==> inputs of maple <==
// audio_core
module audio_core(
	input clk,          
	input rst,          
	input tick,         
	input tick_1m,      
	input [15:0] accel_z,     
	input accel_valid,        
	output wire beat,   
	output [7:0] LED,   
	input PB_PLY, 	     
	input [3:0]  VOL,	  
	output P,		     
	output [3:0] SEGA,  
	output [7:0] SEGD,  
	output [7:0] BPM,   
	input [15:0] DATA,	  
	output note_req,      
	output song_end       
	);
export LEC_CHECK = 0
export ABC_AREA = 1
export CAP_MARGIN = 20
export CORE_MARGIN = 2
export CORE_UTILIZATION = 69
export CTS_CLUSTER_DIAMETER = 390
export CTS_CLUSTER_SIZE = 99
export PLACE_DENSITY = 0.37
export SLEW_MARGIN = 20
export TNS_END_PERCENT = 5
create_clock -name core_clock -period 4.81 [get_ports {clk}]
run.sh (not shown) runs the stock make flow with config.mk's settings and CLKGATE_MAP_FILE=.
==> garnet (differences from maple) <==
ABC_AREA = not set   (was 1)
CORE_UTILIZATION = 43   (was 69)
CTS_CLUSTER_DIAMETER = not set   (was 390)
CTS_CLUSTER_SIZE = not set   (was 99)
PLACE_DENSITY = not set   (was 0.37)
PLACE_DENSITY_LB_ADDON = 0.01   (was not set)
SETUP_SLACK_MARGIN = 2.92   (was not set)
TNS_END_PERCENT = not set   (was 5)
==> flow/constraint.sdc (replaced) <==
create_clock -name core_clock -period 10.0 [get_ports {clk}]
set_input_delay 2.0000 -clock core_clock [delete_from_list [all_inputs] [get_ports {clk}]]
set_output_delay 2.0000 -clock core_clock [all_outputs]
set_load 0.01 [all_outputs]
==> cedar (differences from maple) <==
ABC_AREA = not set   (was 1)
CAP_MARGIN = 35   (was 20)
CELL_PAD_IN_SITES_DETAIL_PLACEMENT = 2   (was not set)
CORE_UTILIZATION = 40   (was 69)
CTS_CLUSTER_DIAMETER = not set   (was 390)
CTS_CLUSTER_SIZE = not set   (was 99)
HOLD_SLACK_MARGIN = 0.3   (was not set)
PLACE_DENSITY = not set   (was 0.37)
TNS_END_PERCENT = 55   (was 5)
==> flow/constraint.sdc (replaced) <==
create_clock -name core_clock -period 9.03 [get_ports {clk}]
set_input_delay 1.8060 -clock core_clock [delete_from_list [all_inputs] [get_ports {clk}]]
set_output_delay 1.8060 -clock core_clock [all_outputs]
set_load 0.01 [all_outputs]
==> out/qor.rpt <==
===================================================================
Outcome                                                complete, no violations
Biggest area contributors in the synthesized netlist   sky130_fd_sc_hd__dfxtp_1 14%, sky130_fd_sc_hd__ha_1 9.9%, sky130_fd_sc_hd__a21oi_1 6.5%
Top area contributor share                                   0.1403
Core Density at Floorplan                                    0.4353
Placed instance area                                    29460 sq um
Aoi/oai-family share of the synthesized area                 0.3108
Synth top cell by count                                sky130_fd_sc_hd__nor2_1
Fraction of synthesized area in multiplexers                0.02288
GP Congestion                                                 1.091
Resized Gates After CTS                                          50
Sequential-to-total area share from yosys stat               0.1745
Worst slack, placed                                         1658 ps
Row count                                                        93
Number of clock buffers inserted by TritonCTS                    26
Met2 demand-to-capacity share in global routing              0.5326
Synthesized area per cell                               7.153 sq um
===================================================================
the above is filed under garnet

==> out/qor.rpt <==
===================================================================
Biggest area contributors in the synthesized netlist   sky130_fd_sc_hd__dfxtp_1 15%, sky130_fd_sc_hd__nand2_1 12%, sky130_fd_sc_hd__ha_1 10%
Aoi/oai-family share of the synthesized area                 0.2199
Error msg                                              [ERROR GRT-0116] Global routing finished with congestion. Check the congestion regions in the DRC Viewer.
Sequential-to-total area share from yosys stat               0.1831
Number of clock buffers inserted by TritonCTS                     6
Worst slack, placed                                       -10750 ps
Met2 demand-to-capacity share in global routing               1.316
Outcome                                                aborted with a tool error
Stage where the flow stopped                                5_1_grt
===================================================================
the above is filed under maple

==> out/qor.rpt <==
===================================================================
Outcome                                                complete, but fails checks
Layout check failures                                  setup timing
Synthesized area per cell                               7.153 sq um
Worst slack, placed                                       -274.9 ps
Final count of negative-setup-slack endpoints                     1
Resized Gates After CTS                                           3
Biggest area contributors in the synthesized netlist   sky130_fd_sc_hd__dfxtp_1 14%, sky130_fd_sc_hd__ha_1 9.9%, sky130_fd_sc_hd__a21oi_1 6.5%
Core Density at Floorplan                                    0.4028
Met2 demand-to-capacity share in global routing              0.7864
Row count                                                        97
Number of clock buffers inserted by TritonCTS                    30
Top area contributor share                                   0.1403
Synth top cell by count                                sky130_fd_sc_hd__nor2_1
Worst Setup Slack, final                                  -129.9 ps
Sequential-to-total area share from yosys stat               0.1745
GP Congestion                                                 1.125
===================================================================
the above is filed under cedar



==> inputs of job 1647 <==
Starting RTL as in the previous note.
// audio_core
module audio_core(
	input clk,          
	input rst,          
	input tick,         
	input tick_1m,      
	input [15:0] accel_z,     
	input accel_valid,        
	output wire beat,   
	output [7:0] LED,   
	input PB_PLY, 	     
	input [3:0]  VOL,	  
	output P,		     
	output [3:0] SEGA,  
	output [7:0] SEGD,  
	output [7:0] BPM,   
	input [15:0] DATA,	  
	output note_req,      
	output song_end       
	);
	parameter
		NORMAL   = 2'b00,
		STACCATO = 2'b01,
		SLURRED  = 2'b10,
		BPM_COMM = 2'b11;
	reg [15:0] accel_out;        
	wire  [1:0] MODE;    
	wire  [3:0] NOTE;	   
	wire  [5:0] TONE;	   
	wire        DONE;   
	wire 	  END_SONG;
	wire 			  EN;
	reg PLAY;
	wire [7:0] DEFAULT_BPM = 8'd80;  
	reg LATCH_PB_PLY;      
	always @(posedge clk) begin
		if (rst) begin
			PLAY <= 0;
			LATCH_PB_PLY <= 0;
		end else begin
			if (PB_PLY && ~LATCH_PB_PLY)
				PLAY <= ~PLAY;
			LATCH_PB_PLY <= PB_PLY;
		end
	end
	always @ (posedge clk) begin
		if (rst)
			accel_out <= 0;
		else if (accel_valid)
			accel_out <= accel_z; 
	end
	assign MODE 	 = (DATA[15:14] == BPM_COMM) ? NORMAL :  DATA[15:14];
	assign NOTE 	 = (DATA[15:14] == BPM_COMM) ? 4'b0	 :  DATA[3:0];
	assign TONE 	 = DATA[13:8];
	assign END_SONG = PLAY && (DATA[15:14] == BPM_COMM) && (DATA[7:0] == 0);
	assign song_end = END_SONG;
	assign note_req = DONE & PLAY;
	double_thermometer LED_display (
		.accel(accel_out), 
		.out(LED)
		);
	beatmaker bm (
		 .clk(clk), 
		 .rst(rst),
		 .accel(accel_out), 
		 .beat(beat)
		 );
	bpmcalculator bpmcalc (
		.clk(clk), 
		.rst(rst),
		.tick(tick),
		.beat(beat), 
		.default_bpm(DEFAULT_BPM),
		.bpm_out(BPM)
	);
  ...
Settings: LEC_CHECK=0, ABC_AREA=1, CAP_MARGIN=20, CORE_MARGIN=2, CORE_UTILIZATION=69, CTS_CLUSTER_DIAMETER=390, CTS_CLUSTER_SIZE=99, PLACE_DENSITY=0.37, SETUP_SLACK_MARGIN=-0.34, SLEW_MARGIN=20; clock period 4.79 ns.
==> job 1814 (differences from job 1647) <==
Settings changed: ABC_AREA 1 to default, CORE_UTILIZATION 69 to 64, CTS_CLUSTER_DIAMETER 390 to default, CTS_CLUSTER_SIZE 99 to 33, HOLD_SLACK_MARGIN from default to 0.3, PLACE_DENSITY 0.37 to default, SETUP_SLACK_MARGIN -0.34 to default.
==> flow/constraint.sdc (replaced) <==
create_clock -name core_clock -period 3.94 [get_ports {clk}]
set_input_delay 0.7880 -clock core_clock [delete_from_list [all_inputs] [get_ports {clk}]]
set_output_delay 0.7880 -clock core_clock [all_outputs]
set_load 0.01 [all_outputs]
==> comparison <==
Between job 1814 and job 1647, the lower die area is in job 1647 (gap 13%, measured against job 1647).
Job 1814 stopped in 5_1_grt. Job 1647 never finished: it broke off in 4_1_cts.
Between job 1814 and job 1647, the lower synthesized cell count is in job 1814 (gap 10%, measured against job 1647).
Between job 1814 and job 1647, the lower synthesized area is in job 1647 (gap 4.9%, measured against job 1647).


==> job 7927 <==
audio_core again, from the RTL that the note above started with.
make LEC_CHECK=0 CAP_MARGIN=0 CORE_MARGIN=2 CORE_UTILIZATION=64 CTS_CLUSTER_SIZE=33 HOLD_SLACK_MARGIN=0.3 SETUP_SLACK_MARGIN=-0.3 SLEW_MARGIN=20 finish   # period 3.52 ns
==> job 2395: changes against job 7927 <==
==> flow/config.mk (replaced) <==
export PLATFORM = sky130hd
export DESIGN_NAME = audio_core
export DESIGN_NICKNAME = audio_core
export VERILOG_FILES = /design/flow/design.v
export SDC_FILE = /design/flow/constraint.sdc
export NUM_CORES = 4
export LEC_CHECK = 0
export CAP_MARGIN = 35
export CELL_PAD_IN_SITES_DETAIL_PLACEMENT = 2
export CORE_MARGIN = 2
export CORE_UTILIZATION = 40
export SLEW_MARGIN = 20
==> flow/constraint.sdc (replaced) <==
create_clock -name core_clock -period 10.0 [get_ports {clk}]
set_input_delay 2.0000 -clock core_clock [delete_from_list [all_inputs] [get_ports {clk}]]
set_output_delay 2.0000 -clock core_clock [all_outputs]
set_load 0.01 [all_outputs]
==> job 8866: changes against job 7927 <==
==> flow/config.mk (replaced) <==
export PLATFORM = sky130hd
export DESIGN_NAME = audio_core
export DESIGN_NICKNAME = audio_core
export VERILOG_FILES = /design/flow/design.v
export SDC_FILE = /design/flow/constraint.sdc
export NUM_CORES = 4
export LEC_CHECK = 0
export CAP_MARGIN = 20
export CORE_MARGIN = 3
export CORE_UTILIZATION = 35
export CTS_CLUSTER_DIAMETER = 33
export PLACE_DENSITY_LB_ADDON = 0.17
export SLEW_MARGIN = 20
==> flow/constraint.sdc (replaced) <==
create_clock -name core_clock -period 10.0 [get_ports {clk}]
set_input_delay 2.0000 -clock core_clock [delete_from_list [all_inputs] [get_ports {clk}]]
set_output_delay 2.0000 -clock core_clock [all_outputs]
set_load 0.01 [all_outputs]
==> job 228: changes against job 7927 <==
--- a/flow/config.mk
+++ b/flow/config.mk
@@ -6,9 +6,12 @@
 export NUM_CORES = 4
 export LEC_CHECK = 0
 export CAP_MARGIN = 0
+export CELL_PAD_IN_SITES_DETAIL_PLACEMENT = 2
+export CELL_PAD_IN_SITES_GLOBAL_PLACEMENT = 3
 export CORE_MARGIN = 2
-export CORE_UTILIZATION = 64
-export CTS_CLUSTER_SIZE = 33
+export CORE_UTILIZATION = 40
+export GPL_ROUTABILITY_DRIVEN = 1
 export HOLD_SLACK_MARGIN = 0.3
-export SETUP_SLACK_MARGIN = -0.3
+export MAX_ROUTING_LAYER = met4
 export SLEW_MARGIN = 20
+export TNS_END_PERCENT = 55
==> flow/constraint.sdc (replaced) <==
create_clock -name core_clock -period 10.2 [get_ports {clk}]
set_input_delay 2.0400 -clock core_clock [delete_from_list [all_inputs] [get_ports {clk}]]
set_output_delay 2.0400 -clock core_clock [all_outputs]
set_load 0.01 [all_outputs]
==> qor summary <==
Outcome: job 2395 complete, no violations; job 7927 did not finish; job 228 complete, no violations; job 8866 complete, no violations
Last stage reached: job 2395 -; job 7927 5_1_grt; job 228 -; job 8866 -
Area added between synthesis and finish: job 2395 9.20%; job 7927 -; job 228 8.69%; job 8866 12.4%
Worst endpoint required time: job 2395 10.54 ns; job 7927 -; job 228 10.69 ns; job 8866 10.49 ns
Kind of critical path: job 2395 reg -> reg; job 7927 -; job 228 in -> reg; job 8866 in -> reg
Post-CTS Resized: job 2395 0; job 7927 377; job 228 0; job 8866 0
Worst slew margin relative to its limit: job 2395 0.256; job 7927 -; job 228 0.116; job 8866 0.234
Number of instances in the placed design: job 2395 4,752; job 7927 5,496; job 228 4,745; job 8866 4,858
Dominant kind of cell: job 2395 combinational gates; job 7927 -; job 228 combinational gates; job 8866 combinational gates
Number of clock buffers inserted by TritonCTS: job 2395 27; job 7927 25; job 228 28; job 8866 53
Die Footprint: job 2395 72,400 sq um; job 7927 45,600 sq um; job 228 72,400 sq um; job 8866 83,700 sq um
CTS clock-pin slew for the worst setup and hold paths: job 2395 0.07 ns; job 7927 -; job 228 0.06 ns; job 8866 0.05 ns
Fraction of area in multi-input gates: job 2395 0.695; job 7927 -; job 228 0.699; job 8866 0.674
Postcts setup bufs: job 2395 0; job 7927 61; job 228 0; job 8866 0
Multi-input logic area: job 2395 21,300 sq um; job 7927 -; job 228 21,300 sq um; job 8866 21,300 sq um
Average via count per standard cell: job 2395 7.51; job 7927 -; job 228 6.88; job 8866 6.27
Die X-Extent: job 2395 269 um; job 7927 214 um; job 228 269 um; job 8866 289 um
Diode count: job 2395 6; job 7927 -; job 228 7; job 8866 1
Total vias in the final route: job 2395 36,176; job 7927 -; job 228 33,034; job 8866 31,087
Met3 routed wirelength: job 2395 20.0 mm; job 7927 -; job 228 12.8 mm; job 8866 12.1 mm
Total count of max-transition violations in the final report: job 2395 0; job 7927 -; job 228 0; job 8866 0
